[flow/design.v]
`timescale 1ns/10ps
module circ(clk, reset, pushin, Xin, Rin, pushout, Yout);
input clk,reset,pushin;
input [23:0] Xin,Rin;
output pushout;
output [23:0] Yout;
reg [23:0] Xl,Rl;
reg V1;
reg [47:0] X2,R2,diff,Diff;
reg V2;
reg V3;
reg [24:0] res;
reg [26:0] rv;
always @(posedge(clk) or posedge(reset)) begin
  if(reset) begin
    V1<=0;
    Xl<=0;
    Rl<=0;
  end else begin
    V1<= pushin;
    Xl<= Xin;
    Rl<= Rin;
  end
end
always @(posedge(clk) or posedge(reset)) begin
  if(reset) begin
    V2 <= 0;
    X2 <= 0;
    R2 <= 0;
  end else begin
    V2 <= V1;
    X2 <= Xl*Xl;
    R2 <= Rl*Rl;
  end
end
always @(posedge(clk) or posedge(reset)) begin
 if(reset) begin
  V3 <= 0;
  Diff <= 0;
 end else begin
  V3 <= V2;
  Diff <= R2-X2;
 end
end
integer ix;
always @(*) begin
 res=0;
 rv=0;
 diff=Diff;
 for(ix=0; ix < 24; ix=ix+1) begin 
   rv = { rv[24:0], diff[47:46] };
   diff={ diff[45:0],2'b0};
   if( { 1'b0,res[23:0],2'b1 } <= rv ) begin
     rv=rv - { 1'b0,res[23:0],2'b1 };
     res = { res[23:0],1'b1 };
   end else res= { res[23:0],1'b0 };
 end
end
assign pushout=V3;
assign Yout = res[23:0];
endmodule
[flow/constraint.sdc]
create_clock -name core_clock -period 29.0 [get_ports {clk}]
set_input_delay 5.8000 -clock core_clock [delete_from_list [all_inputs] [get_ports {clk}]]
set_output_delay 5.8000 -clock core_clock [all_outputs]
set_load 0.01 [all_outputs]
[flow/config.mk]
export PLATFORM = sky130hd
export DESIGN_NAME = circ
export DESIGN_NICKNAME = circ
export VERILOG_FILES = /design/flow/design.v
export SDC_FILE = /design/flow/constraint.sdc
export NUM_CORES = 4
export LEC_CHECK = 0
export CAP_MARGIN = 20
export CELL_PAD_IN_SITES_DETAIL_PLACEMENT = 0
export CORE_ASPECT_RATIO = 1.17
export CORE_MARGIN = 2
export CORE_UTILIZATION = 61
export GPL_TIMING_DRIVEN = 1
export MAX_ROUTING_LAYER = met4
export SETUP_SLACK_MARGIN = 4.36
export SLEW_MARGIN = 10
[flow/run.sh]
#!/bin/bash
# the make line also repeats each setting of config.mk as NAME=value (left out here)
make -C /OpenROAD-flow-scripts/flow DESIGN_CONFIG=/design/flow/config.mk WORK_HOME=/design/flow/orfs CLKGATE_MAP_FILE= finish
==> results of run 1 <==
-- timing repair --
action	CTS
endpoints found under the setup margin	14
hold buffers	0
hold endpoints to repair	0
gates resized	269
cloned	5
buffers inserted	133
pin swaps	151
-- stage by stage --
stage	setup WS, ps	area, sq um
2_1_floorplan	-32110	71900
3_3_place_gp	-28560	88100
3_5_place_dp	-30440	88100
4_1_cts	-29200	90800
==> impl_metrics.json, run 1 <==
{
  "async_reset_ff_share_pct": 100,
  "avgSynthCellArea_sq_um": 8.25,
  "topCombFamilyByArea": "adder cells",
  "cts.path.max_buffers": 2,
  "topCellsByArea": "fa_1 (24%), ha_1 (17%), inv_1 (7.7%), dfrtp_1 (6.9%), a21oi_1 (4.4%)",
  "largest_area_cell": "fa_1",
  "cts_buffers": 17,
  "htree_levels": 4,
  "mux_area_share_pct": 1.48,
  "dieHeight_um": 369,
  "post-place-cells": 11793,
  "gp_congestion": 1.07,
  "io_pins": 76,
  "synth_cell_types": 131,
  "ys_seq_share_pct": 6.95,
  "ys_cells": 8428,
  "aoi_share_pct": 18.8,
  "cts_sinks": 193,
  "synth_xor_xnor_area_share_pct": 5.95,
  "synth_cells": 8428,
  "synth.top_cell.area_share_pct": 24.3,
  "fp.dieW_um": 316,
  "die_area_sq_mm": 0.117,
  "num_rows": 133,
  "floorplan.core_util_pct": 61.7,
  "hpwl_um": 225000,
  "haltStage": "global routing",
  "yosys_register_bits": 193,
  "synthAdderAreaFrac_pct": 41.0,
  "core_sq_mm": 0.113,
  "synth.most_common_cell": "inv_1",
  "cts_root_buf": "clkbuf_16",
  "yosysWarnings": 1,
  "simple_gate_share_pct": 16.4,
  "synthTopCellsByCount": "inv_1 (1417), ha_1 (925), fa_1 (845), a21oi_1 (610), nand2_1 (540)",
  "port-buffer-count": 75,
  "status": "stopped before the end",
  "yosys_area_sq_mm": 0.0695,
  "edf_count": 0,
  "ff_type": "dfrtp_1",
  "synth_area_sq_mm": 0.0695
}
==> run 2: changes to the inputs <==
CELL_PAD_IN_SITES_DETAIL_PLACEMENT = not set   (was 0)
CORE_ASPECT_RATIO = not set   (was 1.17)
CORE_UTILIZATION = 72   (was 61)
GPL_TIMING_DRIVEN = not set   (was 1)
MAX_ROUTING_LAYER = not set   (was met4)
PLACE_DENSITY = 0.67   (was not set)
SETUP_SLACK_MARGIN = not set   (was 4.36)
SLEW_MARGIN = 20   (was 10)
clock period = 62.9 ns   (was 29.0 ns; I/O delays follow)
==> run 2 against run 1 <==
  * The flow again stops in global routing
  * Area after synthesis did not move
  * Synthesized cell count did not move
  * Die size decreased by 15%
==> impl_metrics.json, run 2 <==
{
  "die_area_sq_mm": 0.0990,
  "aoi_share_pct": 18.8,
  "synth.top_cell.area_share_pct": 24.3,
  "avgSynthCellArea_sq_um": 8.25,
  "htree_levels": 4,
  "simple_gate_share_pct": 16.4,
  "synth_cells": 8428,
  "ys_cells": 8428,
  "synthAdderAreaFrac_pct": 41.0,
  "largest_area_cell": "fa_1",
  "yosys_area_sq_mm": 0.0695,
  "synthTopCellsByCount": "inv_1 (1417), ha_1 (925), fa_1 (845), a21oi_1 (610), nand2_1 (540)",
  "cts.path.max_buffers": 2,
  "fp.dieW_um": 315,
  "num_rows": 113,
  "mux_area_share_pct": 1.48,
  "status": "stopped before the end",
  "haltStage": "global routing",
  "pre_cts_slack_ps": -3580,
  "place_area_sq_mm": 0.0842,
  "yosysWarnings": 1,
  "hpwl_um": 215000,
  "synth_area_sq_mm": 0.0695,
  "synth.most_common_cell": "inv_1",
  "cts_buffers": 17,
  "yosys_register_bits": 193,
  "edf_count": 0,
  "async_reset_ff_share_pct": 100,
  "synth_cell_types": 131,
  "synth_xor_xnor_area_share_pct": 5.95,
  "port-buffer-count": 75,
  "cts_root_buf": "clkbuf_16",
  "cts_sinks": 193,
  "floorplan.core_util_pct": 72.9,
  "topCombFamilyByArea": "adder cells",
  "grt_remaining_overflow": 1178,
  "grt.total_usage_pct": 86.4,
  "io_pins": 76,
  "ff_type": "dfrtp_1",
  "gp_congestion": 1.09,
  "dieHeight_um": 315,
  "post-place-cells": 11076,
  "topCellsByArea": "fa_1 (24%), ha_1 (17%), inv_1 (7.7%), dfrtp_1 (6.9%), a21oi_1 (4.4%)",
  "core_sq_mm": 0.0953,
  "error_line": "[ERROR GRT-0116] Global routing finished with congestion. Check the congestion regions in the DRC Viewer.",
  "ys_seq_share_pct": 6.95
}
run 2: repair_timing:
| item | in CTS |
|---|---|
| resized | 177 |
| hold buffers | 0 |
| setup endpoints to repair | 3 |
| gates cloned | 3 |
| pin swaps | 136 |
| setup buffers | 110 |
run 2: metrics by stage:
stage               utilization [%]  setup TNS, ps  hold slack (ps)
floorplan                         -          -8850              331
global placement               88.3           -653              344
detailed placement             88.3          -4970              350
CTS                            90.6          -2670              377
run 2: layer usage:
| layer | GRT overflow | track usage, % |
|---|---|---|
| met1 | 112 | 86.0 |
| met2 | 632 | 98.1 |
| met3 | 116 | 77.2 |
| met4 | 309 | 82.5 |
| met5 | 9 | 63.9 |
==> run 3: changes to the inputs <==
ABC_AREA = 1   (was not set)
CAP_MARGIN = 0   (was 20)
CELL_PAD_IN_SITES_DETAIL_PLACEMENT = 0   (was not set)
CTS_CLUSTER_DIAMETER = 234   (was not set)
CTS_CLUSTER_SIZE = 43   (was not set)
GPL_TIMING_DRIVEN = 1   (was not set)
PLACE_DENSITY = not set   (was 0.67)
SLEW_MARGIN = 10   (was 20)
clock period = 56.1 ns   (was 62.9 ns; I/O delays follow)
==> run 3 against run 2 <==
  * Now clean on timing, DRC and antenna
  * Die size increased by 7.3%
  * Area after synthesis up 7.4%
  * Synthesized cell count is 29% higher
==> impl_metrics.json, run 3 <==
{
  "status": "finished clean",
  "io_pins": 76,
  "antenna_found_initial": 9,
  "core_sq_mm": 0.103,
  "num_vias": 74496,
  "path_clk_slew_ps": 90,
  "grt_pass1_wl_um": 376000,
  "whs_ps": 368,
  "drv_slew": 0,
  "synth_cells": 10877,
  "largest_area_cell": "fa_1",
  "wl_um": 241000,
  "hold_violations": 0,
  "yosys_area_sq_mm": 0.0746,
  "avgSynthCellArea_sq_um": 6.86,
  "grt_max_degree": 124,
  "dieHeight_um": 326,
  "slew-limit-headroom_pct": 20.1,
  "ys_cells": 10877,
  "syn2layout_area_growth_pct": 7.16,
  "insertion_delay_ps": 520,
  "htree_levels": 4,
  "synth_area_sq_mm": 0.0746,
  "synth_xor_xnor_area_share_pct": 4.50,
  "cap_violations": 0,
  "num_rows": 118,
  "cp.arrival_ps": 43390,
  "cts_sinks": 193,
  "topCombFamilyByArea": "adder cells",
  "setup_slack_ps": 1490,
  "grt.total_usage_pct": 44.3,
  "synth.top_cell.area_share_pct": 22.7,
  "viasPerCell": 5.98,
  "drc_errors": 0,
  "crit_path_max_incr_delay_ps": 560,
  "cts_tree": "done",
  "ant_nets": 0,
  "path_depth": 276,
  "yosysWarnings": 1,
  "tightest_slew_ps": 1200,
  "edf_count": 0,
  "worstReg2RegStart": "Xl[8]$_DFF_PP0_",
  "critical_path_required_ps": 44880,
  "topCellsByArea": "fa_1 (23%), ha_1 (16%), nand2_1 (13%), inv_1 (12%), dfrtp_1 (6.5%)",
  "ff_type": "dfrtp_1",
  "min_to": "V3$_DFF_PP0_",
  "synthTopCellsByCount": "nand2_1 (2647), inv_1 (2369), ha_1 (925), fa_1 (845), nor2_1 (741)",
  "place_area_sq_mm": 0.0774,
  "synth.most_common_cell": "nand2_1",
  "period_used_pct": 97.3,
  "fp.dieW_um": 326,
  "max_freq_ghz": 0.0183,
  "drtIter0Drc": 8736,
  "period_minus_slack_ps": 54610,
  "path_buffers": 52,
  "port-buffer-count": 75,
  "cp_max_fo": 27,
  "grt_remaining_overflow": 0,
  "setup-violations-final": 0,
  "synth_cell_types": 74,
  "die_area_sq_mm": 0.106,
  "cts_buffers": 17,
  "min_path_cells": 0,
  "fin_area_sq_mm": 0.0800,
  "finalSetupTns_ps": 0,
  "worstSetupStartpoint": "Diff[46]$_DFF_PP0_",
  "simple_gate_share_pct": 27.4,
  "pre_cts_slack_ps": -3810,
  "mux_area_share_pct": 0.0302,
  "crit_path_end_kind": "output port",
  "aoi_share_pct": 9.71,
  "first_pass_iters": 8,
  "clock_skew_ps": 19.0,
  "nets": 12884,
  "crit_slowest_cell": "clkdlybuf4s50_1",
  "yosys_register_bits": 193,
  "floorplan.core_util_pct": 72.3,
  "hold_class": "reg2reg",
  "gp_congestion": 1.18,
  "cts_root_buf": "clkbuf_16",
  "reg2reg_slack_ps": 45750,
  "cp_top_family": "simple AND/OR/NAND/NOR gates",
  "ys_seq_share_pct": 6.47,
  "cts.path.max_buffers": 2,
  "async_reset_ff_share_pct": 100,
  "ff2ff_path_depth": 49,
  "hpwl_um": 189000,
  "grt_pass1_vias": 72810,
  "path_class": "reg2out",
  "endpoint": "Yout[0]",
  "wl_per_cell_um": 19.3,
  "min_from": "V2$_DFF_PP0_",
  "synthAdderAreaFrac_pct": 38.2,
  "startpoint_type": "flop",
  "fillers": 7980,
  "worst_r2r_endpoint": "X2[46]$_DFF_PP0_",
  "critPathMostFrequentCell": "nand2_1",
  "warnings": 273
}
run 3: per-layer routing:
layer | up-vias | track usage [%] | wire (um)
met4 | 12 | 24.6 | 17700
met3 | 1309 | 9.52 | 28300
met2 | 4789 | 71.3 | 107000
met5 | - | 0 | 79
li1 | 33940 | - | -
met1 | 34446 | 55.6 | 88100
run 3: layout make-up:
class                           count  area (sq um)  area share (%)
Multi-Input combinational cell   8105         60900            76.1
Inverter                         2413          9130            11.4
Sequential cell                   193          4830            6.04
Timing Repair Buffer              333          2760            3.45
Tap cell                         1380          1730            2.16
Clock buffer                       18           429           0.537
Clock inverter                     14           185           0.232
Antenna cell                        3          7.51         0.00939
run 3: metrics by stage:
step / cells / util, %
after detailed placement: 12340 / 75.0
after global routing: 12456 / 77.5
after floorplan: 10879 / -
final: 12459 / 77.5
after CTS: 12387 / 75.9
after global placement: 12340 / 75.0
run 3: timing repair:
action | in CTS | in global routing
hold buffers | 0 | 0
gates cloned | 7 | 14
resized | 55 | 302
setup buffers | 8 | 55
pin swaps | 8 | 44
setup endpoints to repair | 3 | 3
==> run 4: changes to the inputs <==
ABC_AREA = not set   (was 1)
CAP_MARGIN = 20   (was 0)
CELL_PAD_IN_SITES_DETAIL_PLACEMENT = 2   (was 0)
CELL_PAD_IN_SITES_GLOBAL_PLACEMENT = 0   (was not set)
CORE_ASPECT_RATIO = 1.14   (was not set)
CORE_MARGIN = 3   (was 2)
CORE_UTILIZATION = 67   (was 72)
CTS_CLUSTER_DIAMETER = not set   (was 234)
CTS_CLUSTER_SIZE = not set   (was 43)
GPL_ROUTABILITY_DRIVEN = 0   (was not set)
GPL_TIMING_DRIVEN = not set   (was 1)
HOLD_SLACK_MARGIN = 0.28   (was not set)
MAX_ROUTING_LAYER = met4   (was not set)
MIN_ROUTING_LAYER = met2   (was not set)
PLACE_DENSITY = 0.72   (was not set)
SETUP_SLACK_MARGIN = 5.0   (was not set)
SLEW_MARGIN = 20   (was 10)
TNS_END_PERCENT = 40   (was not set)
clock period = 80.0 ns   (was 56.1 ns; I/O delays follow)
==> run 4 against run 3 <==
  * The flow now stops in detailed placement
  * Area after synthesis is 6.9% lower
  * Synthesized cell count is 23% lower
  * Die size up 1.3%
==> impl_metrics.json, run 4 <==
{
  "status": "stopped before the end",
  "haltStage": "detailed placement",
  "error_line": "[ERROR DPL-0033] detailed placement checks failed during check placement.",
  "synth_cell_types": 131,
  "io_pins": 76,
  "fp.dieW_um": 308,
  "async_reset_ff_share_pct": 100,
  "mux_area_share_pct": 1.48,
  "ys_seq_share_pct": 6.95,
  "die_area_sq_mm": 0.108,
  "floorplan.core_util_pct": 67.8,
  "yosysWarnings": 1,
  "edf_count": 0,
  "synthAdderAreaFrac_pct": 41.0,
  "simple_gate_share_pct": 16.4,
  "dieHeight_um": 350,
  "synthTopCellsByCount": "inv_1 (1417), ha_1 (925), fa_1 (845), a21oi_1 (610), nand2_1 (540)",
  "largest_area_cell": "fa_1",
  "synth_cells": 8428,
  "topCombFamilyByArea": "adder cells",
  "core_sq_mm": 0.102,
  "synth.top_cell.area_share_pct": 24.3,
  "synth_xor_xnor_area_share_pct": 5.95,
  "synth.most_common_cell": "inv_1",
  "topCellsByArea": "fa_1 (24%), ha_1 (17%), inv_1 (7.7%), dfrtp_1 (6.9%), a21oi_1 (4.4%)",
  "synth_area_sq_mm": 0.0695,
  "avgSynthCellArea_sq_um": 8.25,
  "yosys_register_bits": 193,
  "ys_cells": 8428,
  "yosys_area_sq_mm": 0.0695,
  "num_rows": 125,
  "port-buffer-count": 75,
  "aoi_share_pct": 18.8,
  "ff_type": "dfrtp_1"
}
run 4: stage by stage:
| step | setup WS, ps | hold slack, ps | cell area, sq um | instances | TNS, ps |
|---|---|---|---|---|---|
| after global placement | -1250 | 333 | 71900 | 9667 | -1250 |
| after floorplan | 5040 | 331 | 70100 | 8430 | 0 |
==> run 5: changes to the inputs <==
ABC_AREA = 1   (was not set)
CELL_PAD_IN_SITES_DETAIL_PLACEMENT = not set   (was 2)
CELL_PAD_IN_SITES_GLOBAL_PLACEMENT = not set   (was 0)
CORE_ASPECT_RATIO = not set   (was 1.14)
CORE_MARGIN = 2   (was 3)
CORE_UTILIZATION = 72   (was 67)
CTS_CLUSTER_DIAMETER = 397   (was not set)
CTS_CLUSTER_SIZE = 36   (was not set)
GPL_ROUTABILITY_DRIVEN = not set   (was 0)
HOLD_SLACK_MARGIN = not set   (was 0.28)
MAX_ROUTING_LAYER = not set   (was met4)
MIN_ROUTING_LAYER = not set   (was met2)
PLACE_DENSITY = 0.66   (was 0.72)
SETUP_SLACK_MARGIN = not set   (was 5.0)
TNS_END_PERCENT = not set   (was 40)
clock period = 58.6 ns   (was 80.0 ns; I/O delays follow)
==> run 5 against run 4 <==
  * Now clean on timing, DRC and antenna
  * Die size fell by 1.3%
  * Synthesized cell count increased by 29%
  * Area after synthesis increased by 7.4%
==> impl_metrics.json, run 5 <==
{
  "status": "finished clean",
  "num_vias": 74258,
  "first_pass_iters": 10,
  "viasPerCell": 5.99,
  "crit_slowest_cell": "dfrtp_2",
  "critPathMostFrequentCell": "nand2_1",
  "ff_type": "dfrtp_1",
  "synth.most_common_cell": "nand2_1",
  "dieHeight_um": 326,
  "path_depth": 294,
  "htree_levels": 4,
  "period_used_pct": 95.0,
  "floorplan.core_util_pct": 72.3,
  "setup-violations-final": 0,
  "synth_xor_xnor_area_share_pct": 4.50,
  "final_util_pct": 76.3,
  "simple_gate_share_pct": 27.4,
  "nets": 12818,
  "tightest_slew_ps": 1160,
  "wl_met1_um": 87500,
  "cp_top_family": "simple AND/OR/NAND/NOR gates",
  "grt.total_usage_pct": 44.2,
  "worst_r2r_endpoint": "X2[46]$_DFF_PP0_",
  "fp.dieW_um": 326,
  "grt_remaining_overflow": 0,
  "reg2reg_slack_ps": 48140,
  "ff2ff_path_depth": 49,
  "gp_congestion": 1.19,
  "synthTopCellsByCount": "nand2_1 (2647), inv_1 (2369), ha_1 (925), fa_1 (845), nor2_1 (741)",
  "endpoint": "Yout[0]",
  "synthAdderAreaFrac_pct": 38.2,
  "antenna_found_initial": 11,
  "cts_buffers": 17,
  "path_class": "reg2out",
  "clock_skew_ps": 16.9,
  "max_freq_ghz": 0.0180,
  "port-buffer-count": 75,
  "hpwl_um": 191000,
  "ys_seq_share_pct": 6.47,
  "whs_ps": 353,
  "cts_root_buf": "clkbuf_16",
  "synth_cells": 10877,
  "cts_sinks": 193,
  "final_cells": 12393,
  "die_area_sq_mm": 0.106,
  "topCombFamilyByArea": "adder cells",
  "setup_slack_ps": 2910,
  "avgSynthCellArea_sq_um": 6.86,
  "grt_max_degree": 123,
  "topCellsByArea": "fa_1 (23%), ha_1 (16%), nand2_1 (13%), inv_1 (12%), dfrtp_1 (6.5%)",
  "slew-limit-headroom_pct": 22.6,
  "num_rows": 118,
  "drtIter0Drc": 8376,
  "syn2layout_area_growth_pct": 5.46,
  "startpoint_type": "flop",
  "min_to": "V2$_DFF_PP0_",
  "min_from": "V1$_DFF_PP0_",
  "yosys_area_sq_mm": 0.0746,
  "critical_path_required_ps": 46880,
  "place_area_sq_mm": 0.0772,
  "async_reset_ff_share_pct": 100,
  "hold_class": "reg2reg",
  "yosys_register_bits": 193,
  "ys_cells": 10877,
  "grt_pass1_vias": 72949,
  "post-place-cells": 12315,
  "aoi_share_pct": 9.71,
  "mux_area_share_pct": 0.0302,
  "synth.top_cell.area_share_pct": 22.7,
  "min_path_cells": 0,
  "path_buffers": 56,
  "synth_cell_types": 74,
  "pre_cts_slack_ps": -2740,
  "drc_errors": 0,
  "cts.path.max_buffers": 2,
  "worstReg2RegStart": "Xl[8]$_DFF_PP0_",
  "fin_area_sq_mm": 0.0787,
  "insertion_delay_ps": 510,
  "drv_slew": 0,
  "cap_violations": 0,
  "worstSetupStartpoint": "Diff[46]$_DFF_PP0_",
  "warnings": 273,
  "wl_met3_um": 26900,
  "core_sq_mm": 0.103,
  "hold_violations": 0,
  "io_pins": 76,
  "cts_tree": "done",
  "yosysWarnings": 1,
  "crit_path_max_incr_delay_ps": 480,
  "wl_per_cell_um": 19.3,
  "ant_nets": 0,
  "edf_count": 0,
  "cp_max_fo": 27,
  "fillers": 8256,
  "met2WireLength_um": 107000,
  "grt_pass1_wl_um": 375000,
  "path_clk_slew_ps": 90,
  "cp.arrival_ps": 43970,
  "wl_um": 239000,
  "largest_area_cell": "fa_1",
  "period_minus_slack_ps": 55690,
  "synth_area_sq_mm": 0.0746,
  "crit_path_end_kind": "output port",
  "topRoutingLayerUsed": "met5"
}
==> run 5: timing repair <==
item | 4_1_cts | 5_1_grt
hold buffers | 0 | 0
pin swaps | 0 | 24
setup buffers | 3 | 27
endpoints found under the setup margin | 2 | 3
gates cloned | 0 | 13
gates resized | 21 | 140
==> run 5: layout make-up <==
class                   count  area [sq um]  share of cell area [%]
multi-input cells        8098         60100                    76.4
inverters                2413          9110                    11.6
flip-flops and latches    193          4830                    6.14
repair buffers            274          2290                    2.91
well taps                1380          1730                    2.19
clock buffers              17           425                   0.541
clock inverters            14           191                   0.243
diodes                      4          10.0                  0.0127
==> run 5: per-layer routing <==
metal | up-vias | global-route usage, %
li1 | 33807 | -
met1 | 34479 | 54.8
met2 | 4701 | 71.2
met3 | 1265 | 9.12
met4 | 6 | 26.8
met5 | - | 0
==> run 5: metrics by stage <==
stage | setup TNS, ps
2_1_floorplan | 0
3_3_place_gp | -1330
3_5_place_dp | -3850
4_1_cts | 0
5_1_grt | -367
6_report | 0
==> run 6: changes to the inputs <==
CTS_CLUSTER_DIAMETER = 379   (was 397)
CTS_CLUSTER_SIZE = not set   (was 36)
PLACE_DENSITY = not set   (was 0.66)
SETUP_SLACK_MARGIN = -2.0   (was not set)
clock period = 44.8 ns   (was 58.6 ns; I/O delays follow)
==> run 6 against run 5 <==
  * The flow now stops in global routing
  * Synthesized cell count unchanged
  * Die size is the same
  * Area after synthesis did not move
==> impl_metrics.json, run 6 <==
{
  "status": "stopped before the end",
  "haltStage": "global routing",
  "error_line": "[ERROR GRT-0116] Global routing finished with congestion. Check the congestion regions in the DRC Viewer.",
  "synth_cell_types": 74,
  "avgSynthCellArea_sq_um": 6.86,
  "synth.most_common_cell": "nand2_1",
  "grt_remaining_overflow": 2633,
  "mux_area_share_pct": 0.0302,
  "topCellsByArea": "fa_1 (23%), ha_1 (16%), nand2_1 (13%), inv_1 (12%), dfrtp_1 (6.5%)",
  "synthAdderAreaFrac_pct": 38.2,
  "ys_seq_share_pct": 6.47,
  "largest_area_cell": "fa_1",
  "yosysWarnings": 1,
  "post-place-cells": 14352,
  "pre_cts_slack_ps": -3620,
  "synth_area_sq_mm": 0.0746,
  "cts_buffers": 17,
  "synth_xor_xnor_area_share_pct": 4.50,
  "die_area_sq_mm": 0.106,
  "synth.top_cell.area_share_pct": 22.7,
  "simple_gate_share_pct": 27.4,
  "gp_congestion": 1.16,
  "topCombFamilyByArea": "adder cells",
  "yosys_area_sq_mm": 0.0746,
  "synth_cells": 10877,
  "fp.dieW_um": 326,
  "grt.total_usage_pct": 92.0,
  "aoi_share_pct": 9.71,
  "ys_cells": 10877,
  "dieHeight_um": 326,
  "htree_levels": 4,
  "yosys_register_bits": 193,
  "num_rows": 118,
  "cts_root_buf": "clkbuf_16",
  "core_sq_mm": 0.103,
  "synthTopCellsByCount": "nand2_1 (2647), inv_1 (2369), ha_1 (925), fa_1 (845), nor2_1 (741)",
  "ctsHoldBuffers": 0,
  "ff_type": "dfrtp_1",
  "cts.path.max_buffers": 2,
  "async_reset_ff_share_pct": 100,
  "edf_count": 0,
  "port-buffer-count": 75,
  "floorplan.core_util_pct": 72.3,
  "io_pins": 76,
  "cts_sinks": 193,
  "hpwl_um": 246000
}
run 6: stage by stage:
step | hold WS (ps) | utilization, % | area [sq um]
after floorplan | 331 | - | 75600
after global placement | 337 | 90.4 | 93300
after detailed placement | 353 | 90.4 | 93300
after CTS | 373 | 91.8 | 94800
run 6: per-layer routing:
layer,GRT usage (%),overflow
met1,89.8,236
met2,103,1469
met3,83.0,225
met4,93.3,675
met5,66.0,28
run 6: timing repair:
action / 4_1_cts
resized: 147
setup buffers: 40
pin swaps: 57
cloned: 12
endpoints found under the setup margin: 2
==> run 7: changes to the inputs <==
ABC_AREA = not set   (was 1)
CELL_PAD_IN_SITES_DETAIL_PLACEMENT = 0   (was not set)
CORE_ASPECT_RATIO = 1.17   (was not set)
CORE_UTILIZATION = 66   (was 72)
CTS_CLUSTER_DIAMETER = not set   (was 379)
CTS_CLUSTER_SIZE = 59   (was not set)
GPL_TIMING_DRIVEN = 1   (was not set)
MAX_ROUTING_LAYER = met4   (was not set)
SETUP_SLACK_MARGIN = 4.36   (was -2.0)
SLEW_MARGIN = 10   (was 20)
clock period = 31.1 ns   (was 44.8 ns; I/O delays follow)
==> run 7 against run 6 <==
  * Area after synthesis shrank 6.9%
  * Synthesized cell count shrank 23%
  * Die size grew 1.6%
  * The flow again stops in global routing
==> impl_metrics.json, run 7 <==
{
  "port-buffer-count": 75,
  "synth.most_common_cell": "inv_1",
  "haltStage": "global routing",
  "die_area_sq_mm": 0.108,
  "status": "stopped before the end",
  "synth_cell_types": 131,
  "synth_area_sq_mm": 0.0695,
  "cts.path.max_buffers": 2,
  "edf_count": 0,
  "ctsHoldBuffers": 0,
  "synthAdderAreaFrac_pct": 41.0,
  "yosys_area_sq_mm": 0.0695,
  "grt_remaining_overflow": 512,
  "topCellsByArea": "fa_1 (24%), ha_1 (17%), inv_1 (7.7%), dfrtp_1 (6.9%), a21oi_1 (4.4%)",
  "topCombFamilyByArea": "adder cells",
  "dieHeight_um": 355,
  "cts_buffers": 17,
  "htree_levels": 4,
  "gp_congestion": 1.11,
  "aoi_share_pct": 18.8,
  "ff_type": "dfrtp_1",
  "cts_root_buf": "clkbuf_16",
  "avgSynthCellArea_sq_um": 8.25,
  "fp.dieW_um": 304,
  "yosysWarnings": 1,
  "num_rows": 128,
  "grt.total_usage_pct": 81.5,
  "synth_xor_xnor_area_share_pct": 5.95,
  "floorplan.core_util_pct": 66.7,
  "cts_sinks": 193,
  "simple_gate_share_pct": 16.4,
  "synth.top_cell.area_share_pct": 24.3,
  "ys_seq_share_pct": 6.95,
  "yosys_register_bits": 193,
  "ys_cells": 8428,
  "synthTopCellsByCount": "inv_1 (1417), ha_1 (925), fa_1 (845), a21oi_1 (610), nand2_1 (540)",
  "core_sq_mm": 0.104,
  "synth_cells": 8428,
  "post-place-cells": 11639,
  "mux_area_share_pct": 1.48,
  "hpwl_um": 226000,
  "io_pins": 76,
  "error_line": "[ERROR GRT-0116] Global routing finished with congestion. Check the congestion regions in the DRC Viewer.",
  "largest_area_cell": "fa_1",
  "async_reset_ff_share_pct": 100
}
-- run 7: timing repair --
item                                    in CTS
buffers inserted                           157
pin swaps                                  153
endpoints found under the setup margin      14
gates resized                              299
cloned                                       7
endpoints found under the hold margin        0
-- run 7: metal layers --
metal,track usage [%],overflow
met4,78.4,126
met2,96.2,290
met3,66.2,48
met1,80.2,48
met5,-,-
-- run 7: stage by stage --
stage               cell area, sq um  worst slack [ps]
floorplan                      71900            -30430
global placement               87800            -26490
detailed placement             87800            -28740
CTS                            90800            -27550
==> run 8: changes to the inputs <==
ABC_AREA = 0   (was not set)
CELL_PAD_IN_SITES_DETAIL_PLACEMENT = not set   (was 0)
CELL_PAD_IN_SITES_GLOBAL_PLACEMENT = 1   (was not set)
CORE_ASPECT_RATIO = 0.5   (was 1.17)
CORE_MARGIN = 10   (was 2)
CORE_UTILIZATION = 53   (was 66)
CTS_CLUSTER_DIAMETER = 333   (was not set)
CTS_CLUSTER_SIZE = 99   (was 59)
GPL_TIMING_DRIVEN = not set   (was 1)
MAX_ROUTING_LAYER = not set   (was met4)
PLACE_DENSITY_LB_ADDON = 0.27   (was not set)
SETUP_SLACK_MARGIN = not set   (was 4.36)
SLEW_MARGIN = 0   (was 10)
clock period = 80.0 ns   (was 31.1 ns; I/O delays follow)
==> run 8 against run 7 <==
  * Now clean on timing, DRC and antenna
  * Area after synthesis did not move
  * Die size rose by 36%
  * Synthesized cell count did not move
==> impl_metrics.json, run 8 <==
{
  "status": "finished clean",
  "warnings": 268,
  "aoi_share_pct": 18.8,
  "period_minus_slack_ps": 76080,
  "io_pins": 76,
  "synthAdderAreaFrac_pct": 41.0,
  "cts_buffers": 17,
  "mux_area_share_pct": 1.48,
  "cp_max_fo": 39,
  "antenna_found_initial": 6,
  "num_rows": 93,
  "nets": 10323,
  "min_path_cells": 0,
  "cts.path.max_buffers": 2,
  "worstSetupStartpoint": "Diff[45]$_DFF_PP0_",
  "path_buffers": 44,
  "synth.most_common_cell": "inv_1",
  "crit_path_end_kind": "output port",
  "flop_area_sq_mm": 0.00483,
  "startpoint_type": "flop",
  "floorplan.core_util_pct": 53.7,
  "slew-limit-headroom_pct": 20.7,
  "wl_um": 223000,
  "dieHeight_um": 276,
  "cap_violations": 0,
  "cts_sinks": 193,
  "synth_xor_xnor_area_share_pct": 5.95,
  "post-place-cells": 10170,
  "htree_levels": 4,
  "period_used_pct": 95.1,
  "ys_seq_share_pct": 6.95,
  "syn2layout_area_growth_pct": 7.48,
  "largest_area_cell": "fa_1",
  "crit_path_max_incr_delay_ps": 640,
  "critPathMostFrequentCell": "a21oi_1",
  "drv_slew": 0,
  "path_depth": 333,
  "max_freq_ghz": 0.0131,
  "wl_per_cell_um": 21.7,
  "grt.total_usage_pct": 29.4,
  "place_area_sq_mm": 0.0728,
  "synth_cell_types": 131,
  "gp_congestion": 0.984,
  "synthTopCellsByCount": "inv_1 (1417), ha_1 (925), fa_1 (845), a21oi_1 (610), nand2_1 (540)",
  "reg2reg_slack_ps": 68030,
  "yosys_register_bits": 193,
  "synth.top_cell.area_share_pct": 24.3,
  "crit_slowest_cell": "o21ai_0",
  "worst_r2r_endpoint": "R2[47]$_DFF_PP0_",
  "viasPerCell": 5.89,
  "endpoint": "Yout[0]",
  "first_pass_iters": 7,
  "num_vias": 60534,
  "topCellsByArea": "fa_1 (24%), ha_1 (17%), inv_1 (7.7%), dfrtp_1 (6.9%), a21oi_1 (4.4%)",
  "worstReg2RegStart": "Rl[2]$_DFF_PP0_",
  "grt_max_degree": 69,
  "min_from": "V2$_DFF_PP0_",
  "yosys_area_sq_mm": 0.0695,
  "synth_cells": 8428,
  "fin_area_sq_mm": 0.0747,
  "core_sq_mm": 0.130,
  "ant_nets": 0,
  "grt_pass1_wl_um": 346000,
  "drc_errors": 0,
  "yosysWarnings": 1,
  "fillers": 12063,
  "hpwl_um": 176000,
  "path_class": "reg2out",
  "grt_remaining_overflow": 0,
  "async_reset_ff_share_pct": 100,
  "cts_tree": "done",
  "tightest_slew_ps": 1190,
  "grt_pass1_vias": 60156,
  "ff2ff_path_depth": 54,
  "ys_cells": 8428,
  "cp.arrival_ps": 60080,
  "path_clk_slew_ps": 80,
  "setup-violations-final": 0,
  "final_cells": 10275,
  "hold_violations": 0,
  "min_to": "V3$_DFF_PP0_",
  "insertion_delay_ps": 550,
  "logic_area_sq_mm": 0.0588,
  "simple_gate_share_pct": 16.4,
  "die_area_sq_mm": 0.147,
  "edf_count": 0,
  "synth_area_sq_mm": 0.0695,
  "drtIter0Drc": 5393,
  "fp.dieW_um": 532,
  "clock_skew_ps": 32.4,
  "cp_top_family": "AND-OR/OR-AND gates",
  "critical_path_required_ps": 64000,
  "cts_root_buf": "clkbuf_16",
  "ff_type": "dfrtp_1",
  "avgSynthCellArea_sq_um": 8.25,
  "hold_class": "reg2reg",
  "topCombFamilyByArea": "adder cells",
  "port-buffer-count": 75
}
run 8: timing repair:
item                                    in CTS  in global routing
gates cloned                                 2                  6
hold buffers                                 0                  0
resized                                     26                183
buffers inserted                             8                 54
endpoints found under the hold margin        0                  0
endpoints found under the setup margin       2                  3
pin swaps                                    2                 24
run 8: through the flow:
stage | setup WS (ps) | utilization (%) | hold slack [ps] | TNS, ps
floorplan | 59.0 | - | 331 | 0
global placement | -679 | 56.2 | 333 | -679
detailed placement | -2650 | 56.2 | 337 | -2650
CTS | 32.9 | 56.8 | 355 | 0
global route | -382 | 57.7 | 360 | -382
finish | 3920 | 57.7 | 353 | 0
run 8: layout make-up:
cell class / instances / share of cell area [%]
Antenna cell: 3 / 0.0100
Clock buffer: 17 / 0.569
Clock inverter: 15 / 0.253
Inverter: 1432 / 7.27
Multi-Input combinational cell: 6521 / 78.7
Sequential cell: 193 / 6.47
Tap cell: 1757 / 2.94
Timing Repair Buffer: 335 / 3.78
Timing Repair inverter: 2 / 0.0167
run 8: metal layers:
metal  wire (um)  GRT usage, %  vias up
met3       16200          3.99      353
met5          13             0        -
met1      101000          41.6    29722
li1            -             -    28231
met4        5880          7.78        2
met2      100000          47.2     2226
==> run 9: changes to the inputs <==
ABC_AREA = 1   (was 0)
CAP_MARGIN = 0   (was 20)
CELL_PAD_IN_SITES_DETAIL_PLACEMENT = 0   (was not set)
CELL_PAD_IN_SITES_GLOBAL_PLACEMENT = not set   (was 1)
CORE_ASPECT_RATIO = not set   (was 0.5)
CORE_MARGIN = 2   (was 10)
CORE_UTILIZATION = 72   (was 53)
CTS_CLUSTER_DIAMETER = 234   (was 333)
CTS_CLUSTER_SIZE = 43   (was 99)
GPL_TIMING_DRIVEN = 1   (was not set)
PLACE_DENSITY = 0.64   (was not set)
PLACE_DENSITY_LB_ADDON = not set   (was 0.27)
SETUP_SLACK_MARGIN = -2.0   (was not set)
SLEW_MARGIN = 10   (was 0)
clock period = 44.1 ns   (was 80.0 ns; I/O delays follow)
==> run 9 against run 8 <==
  * The flow now stops in global routing
  * Die size fell by 28%
  * Synthesized cell count rose by 29%
  * Area after synthesis rose by 7.4%
==> impl_metrics.json, run 9 <==
{
  "status": "stopped before the end",
  "haltStage": "global routing",
  "error_line": "[ERROR GRT-0116] Global routing finished with congestion. Check the congestion regions in the DRC Viewer.",
  "mux_area_share_pct": 0.0302,
  "htree_levels": 4,
  "synthTopCellsByCount": "nand2_1 (2647), inv_1 (2369), ha_1 (925), fa_1 (845), nor2_1 (741)",
  "cts_buffers": 17,
  "edf_count": 0,
  "topCombFamilyByArea": "adder cells",
  "synth_cells": 10877,
  "synth_area_sq_mm": 0.0746,
  "aoi_share_pct": 9.71,
  "avgSynthCellArea_sq_um": 6.86,
  "yosysWarnings": 1,
  "yosys_register_bits": 193,
  "ys_cells": 10877,
  "simple_gate_share_pct": 27.4,
  "cts.path.max_buffers": 2,
  "cts_sinks": 193,
  "fp.dieW_um": 326,
  "hpwl_um": 249000,
  "post-place-cells": 14376,
  "synth.top_cell.area_share_pct": 22.7,
  "floorplan.core_util_pct": 72.3,
  "synth_cell_types": 74,
  "grt.total_usage_pct": 96.0,
  "async_reset_ff_share_pct": 100,
  "largest_area_cell": "fa_1",
  "ff_type": "dfrtp_1",
  "cts_root_buf": "clkbuf_16",
  "die_area_sq_mm": 0.106,
  "topCellsByArea": "fa_1 (23%), ha_1 (16%), nand2_1 (13%), inv_1 (12%), dfrtp_1 (6.5%)",
  "dieHeight_um": 326,
  "ctsHoldBuffers": 0,
  "num_rows": 118,
  "port-buffer-count": 75,
  "ys_seq_share_pct": 6.47,
  "yosys_area_sq_mm": 0.0746,
  "grt_remaining_overflow": 3686,
  "gp_congestion": 1.14,
  "core_sq_mm": 0.103,
  "synth_xor_xnor_area_share_pct": 4.50,
  "synth.most_common_cell": "nand2_1",
  "io_pins": 76,
  "synthAdderAreaFrac_pct": 38.2
}
-- run 9: per-stage QoR --
step	instance area (sq um)	util [%]	worst slack [ps]	TNS [ps]
2_1_floorplan	76000	-	-3330	-5500
3_3_place_gp	93800	90.9	-1500	-1730
3_5_place_dp	93800	90.9	-3810	-6600
4_1_cts	96000	93.0	-2250	-3480
-- run 9: what timing repair did --
| action | in CTS |
|---|---|
| pin swaps | 81 |
| endpoints found under the setup margin | 2 |
| gates cloned | 12 |
| gates resized | 241 |
| setup buffers | 84 |
-- run 9: layer usage --
layer,global-route usage [%],GRT overflow
met3,86.8,242
met4,99.3,880
met5,75.2,34
met1,92.6,360
met2,108,2170
==> run 10: changes to the inputs <==
CAP_MARGIN = 20   (was 0)
CTS_CLUSTER_DIAMETER = not set   (was 234)
CTS_CLUSTER_SIZE = not set   (was 43)
PLACE_DENSITY = not set   (was 0.64)
SETUP_SLACK_MARGIN = not set   (was -2.0)
clock period = 64.5 ns   (was 44.1 ns; I/O delays follow)
==> run 10 against run 9 <==
  * Now clean on timing, DRC and antenna
  * Area after synthesis stayed put
  * Die size stayed put
  * Synthesized cell count stayed put
==> impl_metrics.json, run 10 <==
{
  "status": "finished clean",
  "final_cells": 12313,
  "synth_cell_types": 74,
  "ant_nets": 0,
  "fp.dieW_um": 326,
  "synth.most_common_cell": "nand2_1",
  "place_area_sq_mm": 0.0767,
  "period_minus_slack_ps": 61850,
  "worstReg2RegStart": "Xl[8]$_DFF_PP0_",
  "reg2reg_slack_ps": 53900,
  "num_vias": 74304,
  "max_freq_ghz": 0.0162,
  "hold_violations": 0,
  "core_sq_mm": 0.103,
  "cts_sinks": 193,
  "aoi_share_pct": 9.71,
  "slew-limit-headroom_pct": 21.3,
  "insertion_delay_ps": 540,
  "wl_met3_um": 29600,
  "endpoint": "Yout[0]",
  "warnings": 270,
  "topCombFamilyByArea": "adder cells",
  "critPathMostFrequentCell": "nand2_1",
  "worst_r2r_endpoint": "X2[46]$_DFF_PP0_",
  "flop_area_sq_mm": 0.00483,
  "worstSetupStartpoint": "Diff[44]$_DFF_PP0_",
  "grt_remaining_overflow": 0,
  "ctsHoldBuffers": 0,
  "hold_class": "reg2reg",
  "grt_pass1_vias": 73790,
  "startpoint_type": "flop",
  "nets": 12739,
  "port-buffer-count": 75,
  "synth.top_cell.area_share_pct": 22.7,
  "crit_slowest_cell": "o21ai_0",
  "synth_area_sq_mm": 0.0746,
  "path_clk_slew_ps": 100,
  "clock_skew_ps": 29.5,
  "dieHeight_um": 326,
  "htree_levels": 4,
  "path_buffers": 47,
  "min_to": "V3$_DFF_PP0_",
  "whs_ps": 363,
  "yosysWarnings": 1,
  "hpwl_um": 197000,
  "drc_errors": 0,
  "crit_path_max_incr_delay_ps": 600,
  "cp_max_fo": 39,
  "synth_xor_xnor_area_share_pct": 4.50,
  "synth_cells": 10877,
  "synthTopCellsByCount": "nand2_1 (2647), inv_1 (2369), ha_1 (925), fa_1 (845), nor2_1 (741)",
  "topCellsByArea": "fa_1 (23%), ha_1 (16%), nand2_1 (13%), inv_1 (12%), dfrtp_1 (6.5%)",
  "setup-violations-final": 0,
  "antenna_found_initial": 9,
  "num_rows": 118,
  "yosys_area_sq_mm": 0.0746,
  "fin_area_sq_mm": 0.0779,
  "first_pass_iters": 9,
  "ys_seq_share_pct": 6.47,
  "logic_area_sq_mm": 0.0599,
  "critical_path_required_ps": 51600,
  "wl_um": 247000,
  "path_class": "reg2out",
  "cap_violations": 0,
  "drtIter0Drc": 8717,
  "finalSetupTns_ps": 0,
  "min_path_cells": 0,
  "synthAdderAreaFrac_pct": 38.2,
  "cts.path.max_buffers": 2,
  "wl_met1_um": 89300,
  "mux_area_share_pct": 0.0302,
  "ff_type": "dfrtp_1",
  "cp_top_family": "simple AND/OR/NAND/NOR gates",
  "fillers": 8006,
  "setup_slack_ps": 2650,
  "min_from": "V2$_DFF_PP0_",
  "simple_gate_share_pct": 27.4,
  "path_depth": 272,
  "cts_tree": "done",
  "grt.total_usage_pct": 45.7,
  "drv_slew": 0,
  "wl_per_cell_um": 20.1,
  "ys_cells": 10877,
  "cts_buffers": 17,
  "pre_cts_slack_ps": -2250,
  "ff2ff_path_depth": 49,
  "yosys_register_bits": 193,
  "async_reset_ff_share_pct": 100,
  "post-place-cells": 12245,
  "edf_count": 0,
  "cp.arrival_ps": 48950,
  "tightest_slew_ps": 1180,
  "grt_max_degree": 75,
  "period_used_pct": 95.9,
  "gp_congestion": 1.12,
  "floorplan.core_util_pct": 72.3,
  "largest_area_cell": "fa_1",
  "grt_pass1_wl_um": 385000,
  "io_pins": 76,
  "crit_path_end_kind": "output port",
  "avgSynthCellArea_sq_um": 6.86,
  "die_area_sq_mm": 0.106,
  "viasPerCell": 6.03,
  "met2WireLength_um": 110000,
  "cts_root_buf": "clkbuf_16",
  "topRoutingLayerUsed": "met5",
  "syn2layout_area_growth_pct": 4.39
}
-- run 10: cell type report --
type	count	area share [%]
Clock inverter	15	0.251
Clock buffer	17	0.546
Inverter	2413	11.7
Sequential cell	193	6.20
Multi-Input combinational cell	8095	76.9
Tap cell	1380	2.22
Antenna cell	2	0.00642
Timing Repair Buffer	198	2.19
-- run 10: repair_timing --
item	CTS	global route
buffers inserted	5	19
gates resized	13	76
pin swaps	2	14
gates cloned	2	8
endpoints found under the setup margin	2	3
-- run 10: stage by stage --
stage / utilization, %
3_3_place_gp: 74.3
5_1_grt: 75.5
4_1_cts: 75.0
2_1_floorplan: -
6_report: 75.5
3_5_place_dp: 74.3
-- run 10: per-layer routing --
metal / vias up / track usage [%]
met5: - / 0
met3: 1247 / 10.3
li1: 33600 / -
met4: 8 / 28.3
met2: 4915 / 72.7
met1: 34534 / 56.5
==> run 11: changes to the inputs <==
ABC_AREA = not set   (was 1)
CORE_ASPECT_RATIO = 1.17   (was not set)
CORE_UTILIZATION = 66   (was 72)
CTS_CLUSTER_SIZE = 59   (was not set)
MAX_ROUTING_LAYER = met4   (was not set)
SETUP_SLACK_MARGIN = 4.36   (was not set)
clock period = 31.2 ns   (was 64.5 ns; I/O delays follow)
==> run 11 against run 10 <==
  * The flow now stops in global routing
  * Die size rose by 1.6%
  * Area after synthesis fell by 6.9%
  * Synthesized cell count fell by 23%
==> impl_metrics.json, run 11 <==
{
  "synth.most_common_cell": "inv_1",
  "floorplan.core_util_pct": 66.7,
  "synth_area_sq_mm": 0.0695,
  "synth_xor_xnor_area_share_pct": 5.95,
  "die_area_sq_mm": 0.108,
  "mux_area_share_pct": 1.48,
  "async_reset_ff_share_pct": 100,
  "largest_area_cell": "fa_1",
  "cts_sinks": 193,
  "synthTopCellsByCount": "inv_1 (1417), ha_1 (925), fa_1 (845), a21oi_1 (610), nand2_1 (540)",
  "htree_levels": 4,
  "cts_root_buf": "clkbuf_16",
  "topCombFamilyByArea": "adder cells",
  "yosys_register_bits": 193,
  "cts.path.max_buffers": 2,
  "num_rows": 128,
  "haltStage": "global routing",
  "dieHeight_um": 355,
  "cts_buffers": 17,
  "status": "stopped before the end",
  "pre_cts_slack_ps": -28410,
  "synth.top_cell.area_share_pct": 24.3,
  "simple_gate_share_pct": 16.4,
  "grt.total_usage_pct": 84.0,
  "fp.dieW_um": 304,
  "port-buffer-count": 75,
  "ff_type": "dfrtp_1",
  "edf_count": 0,
  "avgSynthCellArea_sq_um": 8.25,
  "grt_remaining_overflow": 3281,
  "post-place-cells": 11648,
  "gp_congestion": 1.09,
  "error_line": "[ERROR GRT-0116] Global routing finished with congestion. Check the congestion regions in the DRC Viewer.",
  "hpwl_um": 223000,
  "aoi_share_pct": 18.8,
  "synth_cells": 8428,
  "yosysWarnings": 1,
  "place_area_sq_mm": 0.0878,
  "ys_cells": 8428,
  "topCellsByArea": "fa_1 (24%), ha_1 (17%), inv_1 (7.7%), dfrtp_1 (6.9%), a21oi_1 (4.4%)",
  "core_sq_mm": 0.104,
  "ys_seq_share_pct": 6.95,
  "synth_cell_types": 131,
  "ctsHoldBuffers": 0,
  "io_pins": 76,
  "yosys_area_sq_mm": 0.0695,
  "synthAdderAreaFrac_pct": 41.0
}
[run 11: timing repair]
action | CTS
buffers inserted | 174
setup endpoints to repair | 14
resized | 337
gates cloned | 6
pin swaps | 183
[run 11: per-layer routing]
| layer | GRT overflow | global-route usage, % |
|---|---|---|
| met5 | - | - |
| met4 | 405 | 77.8 |
| met3 | 727 | 70.7 |
| met2 | 995 | 97.1 |
| met1 | 1154 | 84.0 |
[run 11: per-stage QoR]
stage          util (%)  hold WS, ps
4_1_cts            87.4          368
3_5_place_dp       84.3          339
3_3_place_gp       84.3          339
2_1_floorplan         -          331
==> run 12: changes to the inputs <==
ABC_AREA = 1   (was not set)
CAP_MARGIN = 5   (was 20)
CORE_ASPECT_RATIO = not set   (was 1.17)
CORE_UTILIZATION = 72   (was 66)
CTS_CLUSTER_DIAMETER = 216   (was not set)
CTS_CLUSTER_SIZE = not set   (was 59)
MAX_ROUTING_LAYER = not set   (was met4)
SETUP_SLACK_MARGIN = -2.0   (was 4.36)
SLEW_MARGIN = 30   (was 10)
clock period = 45.4 ns   (was 31.2 ns; I/O delays follow)
==> run 12 against run 11 <==
  * The flow again stops in global routing
  * Die size decreased by 1.6%
  * Area after synthesis increased by 7.4%
  * Synthesized cell count increased by 29%
==> impl_metrics.json, run 12 <==
{
  "mux_area_share_pct": 0.0302,
  "num_rows": 118,
  "haltStage": "global routing",
  "ctsHoldBuffers": 0,
  "grt_remaining_overflow": 2620,
  "ff_type": "dfrtp_1",
  "synth_area_sq_mm": 0.0746,
  "grt.total_usage_pct": 91.2,
  "synth_cells": 10877,
  "synth.most_common_cell": "nand2_1",
  "io_pins": 76,
  "synthTopCellsByCount": "nand2_1 (2647), inv_1 (2369), ha_1 (925), fa_1 (845), nor2_1 (741)",
  "core_sq_mm": 0.103,
  "cts_buffers": 17,
  "pre_cts_slack_ps": -4190,
  "place_area_sq_mm": 0.0928,
  "yosys_area_sq_mm": 0.0746,
  "yosys_register_bits": 193,
  "fp.dieW_um": 326,
  "gp_congestion": 1.13,
  "synthAdderAreaFrac_pct": 38.2,
  "synth_xor_xnor_area_share_pct": 4.50,
  "status": "stopped before the end",
  "synth.top_cell.area_share_pct": 22.7,
  "synth_cell_types": 74,
  "largest_area_cell": "fa_1",
  "topCombFamilyByArea": "adder cells",
  "port-buffer-count": 75,
  "htree_levels": 4,
  "avgSynthCellArea_sq_um": 6.86,
  "topCellsByArea": "fa_1 (23%), ha_1 (16%), nand2_1 (13%), inv_1 (12%), dfrtp_1 (6.5%)",
  "yosysWarnings": 1,
  "cts.path.max_buffers": 2,
  "ys_cells": 10877,
  "aoi_share_pct": 9.71,
  "cts_sinks": 193,
  "edf_count": 0,
  "dieHeight_um": 326,
  "ys_seq_share_pct": 6.47,
  "cts_root_buf": "clkbuf_16",
  "error_line": "[ERROR GRT-0116] Global routing finished with congestion. Check the congestion regions in the DRC Viewer.",
  "floorplan.core_util_pct": 72.3,
  "hpwl_um": 244000,
  "async_reset_ff_share_pct": 100,
  "simple_gate_share_pct": 27.4,
  "die_area_sq_mm": 0.106
}
[run 12: layer usage]
layer | track usage (%) | GRT overflow
met4 | 90.6 | 602
met1 | 88.7 | 263
met5 | 64.1 | 13
met3 | 82.3 | 189
met2 | 104 | 1553
[run 12: repair_timing]
item                                   4_1_cts
cloned                                       5
endpoints found under the hold margin        0
gates resized                              220
pin swaps                                   47
setup endpoints to repair                    3
setup buffers                               34
[run 12: per-stage QoR]
step	TNS (ps)	std cells	hold WS, ps
global placement	-880	14325	345
floorplan	-5500	10879	331
CTS	-3600	14392	395
detailed placement	-7990	14325	348
==> run 13: changes to the inputs <==
ABC_AREA = not set   (was 1)
CAP_MARGIN = 20   (was 5)
CELL_PAD_IN_SITES_DETAIL_PLACEMENT = not set   (was 0)
CORE_UTILIZATION = 65   (was 72)
CTS_CLUSTER_DIAMETER = not set   (was 216)
GPL_TIMING_DRIVEN = not set   (was 1)
SETUP_SLACK_MARGIN = not set   (was -2.0)
SLEW_MARGIN = 20   (was 30)
clock period = 61.5 ns   (was 45.4 ns; I/O delays follow)
==> run 13 against run 12 <==
  * The flow again stops in global routing
  * Synthesized cell count decreased by 23%
  * Area after synthesis decreased by 6.9%
  * Die size increased by 3.1%
==> impl_metrics.json, run 13 <==
{
  "num_rows": 119,
  "port-buffer-count": 75,
  "simple_gate_share_pct": 16.4,
  "grt.total_usage_pct": 79.2,
  "core_sq_mm": 0.106,
  "yosys_area_sq_mm": 0.0695,
  "synthAdderAreaFrac_pct": 41.0,
  "topCellsByArea": "fa_1 (24%), ha_1 (17%), inv_1 (7.7%), dfrtp_1 (6.9%), a21oi_1 (4.4%)",
  "haltStage": "global routing",
  "synth_cell_types": 131,
  "cts_buffers": 17,
  "pre_cts_slack_ps": -4870,
  "topCombFamilyByArea": "adder cells",
  "io_pins": 76,
  "largest_area_cell": "fa_1",
  "yosysWarnings": 1,
  "gp_congestion": 1.05,
  "async_reset_ff_share_pct": 100,
  "floorplan.core_util_pct": 65.7,
  "yosys_register_bits": 193,
  "htree_levels": 4,
  "die_area_sq_mm": 0.110,
  "cts_sinks": 193,
  "fp.dieW_um": 331,
  "error_line": "[ERROR GRT-0116] Global routing finished with congestion. Check the congestion regions in the DRC Viewer.",
  "avgSynthCellArea_sq_um": 8.25,
  "ys_seq_share_pct": 6.95,
  "synth_cells": 8428,
  "post-place-cells": 11564,
  "synth_xor_xnor_area_share_pct": 5.95,
  "synth_area_sq_mm": 0.0695,
  "aoi_share_pct": 18.8,
  "ys_cells": 8428,
  "status": "stopped before the end",
  "edf_count": 0,
  "cts_root_buf": "clkbuf_16",
  "dieHeight_um": 331,
  "hpwl_um": 224000,
  "ff_type": "dfrtp_1",
  "synth.most_common_cell": "inv_1",
  "cts.path.max_buffers": 2,
  "mux_area_share_pct": 1.48,
  "grt_remaining_overflow": 2075,
  "place_area_sq_mm": 0.0870,
  "synth.top_cell.area_share_pct": 24.3,
  "synthTopCellsByCount": "inv_1 (1417), ha_1 (925), fa_1 (845), a21oi_1 (610), nand2_1 (540)"
}
## run 13: per-stage QoR
stage | hold WS, ps | TNS (ps)
3_5_place_dp | 344 | -7810
2_1_floorplan | 331 | -12210
4_1_cts | 394 | -4890
3_3_place_gp | 345 | -2480
## run 13: per-layer routing
metal | track usage (%) | overflow
met4 | 66.0 | 372
met5 | 54.7 | 43
met3 | 68.3 | 399
met1 | 82.7 | 513
met2 | 92.2 | 748
## run 13: repair_timing
item | in CTS
endpoints found under the setup margin | 3
pin swaps | 182
gates cloned | 4
gates resized | 210
buffers inserted | 134
hold buffers | 0
==> run 14: changes to the inputs <==
ABC_AREA = 1   (was not set)
CORE_UTILIZATION = 62   (was 65)
CTS_CLUSTER_DIAMETER = 192   (was not set)
CTS_CLUSTER_SIZE = 100   (was not set)
clock period = 44.4 ns   (was 61.5 ns; I/O delays follow)
==> run 14 against run 13 <==
  * The run again fails in global routing
  * Synthesized cell count rose by 29%
  * Die size up 12%
  * Area after synthesis rose by 7.4%
==> impl_metrics.json, run 14 <==
{
  "status": "stopped before the end",
  "haltStage": "global routing",
  "error_line": "[ERROR GRT-0116] Global routing finished with congestion. Check the congestion regions in the DRC Viewer.",
  "post-place-cells": 14658,
  "cts.path.max_buffers": 2,
  "dieHeight_um": 351,
  "yosys_area_sq_mm": 0.0746,
  "synth.most_common_cell": "nand2_1",
  "synth_xor_xnor_area_share_pct": 4.50,
  "grt_remaining_overflow": 103,
  "cts_root_buf": "clkbuf_16",
  "topCellsByArea": "fa_1 (23%), ha_1 (16%), nand2_1 (13%), inv_1 (12%), dfrtp_1 (6.5%)",
  "port-buffer-count": 75,
  "grt.total_usage_pct": 67.1,
  "simple_gate_share_pct": 27.4,
  "aoi_share_pct": 9.71,
  "ys_cells": 10877,
  "fp.dieW_um": 351,
  "hpwl_um": 250000,
  "synth_area_sq_mm": 0.0746,
  "ff_type": "dfrtp_1",
  "io_pins": 76,
  "cts_sinks": 193,
  "mux_area_share_pct": 0.0302,
  "avgSynthCellArea_sq_um": 6.86,
  "edf_count": 0,
  "topCombFamilyByArea": "adder cells",
  "num_rows": 127,
  "async_reset_ff_share_pct": 100,
  "synthTopCellsByCount": "nand2_1 (2647), inv_1 (2369), ha_1 (925), fa_1 (845), nor2_1 (741)",
  "floorplan.core_util_pct": 62.4,
  "htree_levels": 4,
  "cts_buffers": 17,
  "synthAdderAreaFrac_pct": 38.2,
  "core_sq_mm": 0.120,
  "largest_area_cell": "fa_1",
  "yosys_register_bits": 193,
  "yosysWarnings": 1,
  "gp_congestion": 1.08,
  "die_area_sq_mm": 0.123,
  "ctsHoldBuffers": 0,
  "synth_cells": 10877,
  "synth.top_cell.area_share_pct": 22.7,
  "place_area_sq_mm": 0.0958,
  "ys_seq_share_pct": 6.47,
  "synth_cell_types": 74
}
-- run 14: metrics by stage --
stage | utilization (%) | hold slack, ps | setup WS (ps) | TNS [ps]
floorplan | - | 331 | -1910 | -2450
CTS | 82.1 | 365 | -925 | -925
detailed placement | 80.1 | 356 | -3050 | -4750
global placement | 80.1 | 337 | -1720 | -2080
-- run 14: metal layers --
| metal | GRT overflow | global-route usage [%] |
|---|---|---|
| met5 | 0 | 34.0 |
| met4 | 40 | 61.0 |
| met3 | 1 | 47.5 |
| met2 | 59 | 85.7 |
| met1 | 3 | 69.3 |
-- run 14: repair_timing --
item                                    4_1_cts
cloned                                       10
setup buffers                                73
pin swaps                                   101
endpoints found under the setup margin        3
gates resized                               280
==> run 15: changes to the inputs <==
CORE_UTILIZATION = 70   (was 62)
CTS_CLUSTER_DIAMETER = 379   (was 192)
CTS_CLUSTER_SIZE = not set   (was 100)
HOLD_SLACK_MARGIN = 0.29   (was not set)
clock period = 44.0 ns   (was 44.4 ns; I/O delays follow)
==> run 15 against run 14 <==
  * The flow again stops in global routing
  * Die size is 11% lower
  * Area after synthesis stayed put
  * Synthesized cell count stayed put
==> impl_metrics.json, run 15 <==
{
  "status": "stopped before the end",
  "haltStage": "global routing",
  "error_line": "[ERROR GRT-0116] Global routing finished with congestion. Check the congestion regions in the DRC Viewer.",
  "aoi_share_pct": 9.71,
  "edf_count": 0,
  "synthAdderAreaFrac_pct": 38.2,
  "place_area_sq_mm": 0.0950,
  "grt.total_usage_pct": 90.4,
  "ys_seq_share_pct": 6.47,
  "core_sq_mm": 0.106,
  "yosys_register_bits": 193,
  "synth_cells": 10877,
  "synth_xor_xnor_area_share_pct": 4.50,
  "gp_congestion": 1.16,
  "hpwl_um": 245000,
  "synthTopCellsByCount": "nand2_1 (2647), inv_1 (2369), ha_1 (925), fa_1 (845), nor2_1 (741)",
  "synth.top_cell.area_share_pct": 22.7,
  "largest_area_cell": "fa_1",
  "topCellsByArea": "fa_1 (23%), ha_1 (16%), nand2_1 (13%), inv_1 (12%), dfrtp_1 (6.5%)",
  "synth_area_sq_mm": 0.0746,
  "htree_levels": 4,
  "cts_buffers": 17,
  "cts_sinks": 193,
  "grt_remaining_overflow": 1997,
  "synth_cell_types": 74,
  "fp.dieW_um": 330,
  "simple_gate_share_pct": 27.4,
  "num_rows": 119,
  "synth.most_common_cell": "nand2_1",
  "avgSynthCellArea_sq_um": 6.86,
  "floorplan.core_util_pct": 70.7,
  "ff_type": "dfrtp_1",
  "io_pins": 76,
  "topCombFamilyByArea": "adder cells",
  "mux_area_share_pct": 0.0302,
  "port-buffer-count": 75,
  "async_reset_ff_share_pct": 100,
  "dieHeight_um": 330,
  "yosys_area_sq_mm": 0.0746,
  "cts.path.max_buffers": 2,
  "yosysWarnings": 1,
  "die_area_sq_mm": 0.109,
  "ys_cells": 10877,
  "ctsHoldBuffers": 0,
  "cts_root_buf": "clkbuf_16"
}
==> run 15: routing by layer <==
layer / GRT overflow / track usage, %
met1: 148 / 88.0
met2: 1135 / 102
met3: 111 / 81.3
met4: 583 / 92.7
met5: 20 / 64.7
==> run 15: repair_timing <==
item / in CTS
buffers inserted: 124
pin swaps: 170
gates resized: 407
cloned: 14
setup endpoints to repair: 3
==> run 15: through the flow <==
step	std cells	setup WS, ps
2_1_floorplan	10879	-2230
3_3_place_gp	14371	-1130
3_5_place_dp	14371	-2840
4_1_cts	14541	-603
==> run 16: changes to the inputs <==
CORE_UTILIZATION = 72   (was 70)
clock period = 44.2 ns   (was 44.0 ns; I/O delays follow)
==> run 16 against run 15 <==
  * The run again fails in global routing
  * Area after synthesis did not move
  * Die size decreased by 2.7%
  * Synthesized cell count unchanged
==> impl_metrics.json, run 16 <==
{
  "status": "stopped before the end",
  "haltStage": "global routing",
  "error_line": "[ERROR GRT-0116] Global routing finished with congestion. Check the congestion regions in the DRC Viewer.",
  "pre_cts_slack_ps": -3030,
  "cts.path.max_buffers": 2,
  "topCellsByArea": "fa_1 (23%), ha_1 (16%), nand2_1 (13%), inv_1 (12%), dfrtp_1 (6.5%)",
  "ys_seq_share_pct": 6.47,
  "topCombFamilyByArea": "adder cells",
  "die_area_sq_mm": 0.106,
  "port-buffer-count": 75,
  "synth_xor_xnor_area_share_pct": 4.50,
  "gp_congestion": 1.12,
  "cts_root_buf": "clkbuf_16",
  "place_area_sq_mm": 0.0946,
  "avgSynthCellArea_sq_um": 6.86,
  "yosys_area_sq_mm": 0.0746,
  "synth_cells": 10877,
  "fp.dieW_um": 326,
  "dieHeight_um": 326,
  "yosys_register_bits": 193,
  "synth_cell_types": 74,
  "synthTopCellsByCount": "nand2_1 (2647), inv_1 (2369), ha_1 (925), fa_1 (845), nor2_1 (741)",
  "io_pins": 76,
  "aoi_share_pct": 9.71,
  "synth_area_sq_mm": 0.0746,
  "hpwl_um": 251000,
  "synth.most_common_cell": "nand2_1",
  "cts_buffers": 17,
  "floorplan.core_util_pct": 72.3,
  "ctsHoldBuffers": 0,
  "mux_area_share_pct": 0.0302,
  "ys_cells": 10877,
  "synth.top_cell.area_share_pct": 22.7,
  "simple_gate_share_pct": 27.4,
  "yosysWarnings": 1,
  "synthAdderAreaFrac_pct": 38.2,
  "edf_count": 0,
  "grt.total_usage_pct": 99.3,
  "largest_area_cell": "fa_1",
  "num_rows": 118,
  "async_reset_ff_share_pct": 100,
  "htree_levels": 4,
  "core_sq_mm": 0.103,
  "grt_remaining_overflow": 5505,
  "ff_type": "dfrtp_1",
  "cts_sinks": 193
}
[run 16: metrics by stage]
step	hold WS, ps	cells
after detailed placement	352	14305
after global placement	344	14305
after CTS	396	14436
after floorplan	331	10879
[run 16: what timing repair did]
| action | CTS |
|---|---|
| buffers inserted | 87 |
| resized | 332 |
| endpoints found under the setup margin | 3 |
| cloned | 12 |
| pin swaps | 140 |
[run 16: per-layer routing]
metal,overflow,track usage (%)
met1,453,92.8
met2,3435,115
met3,372,89.0
met4,1199,105
met5,46,74.7
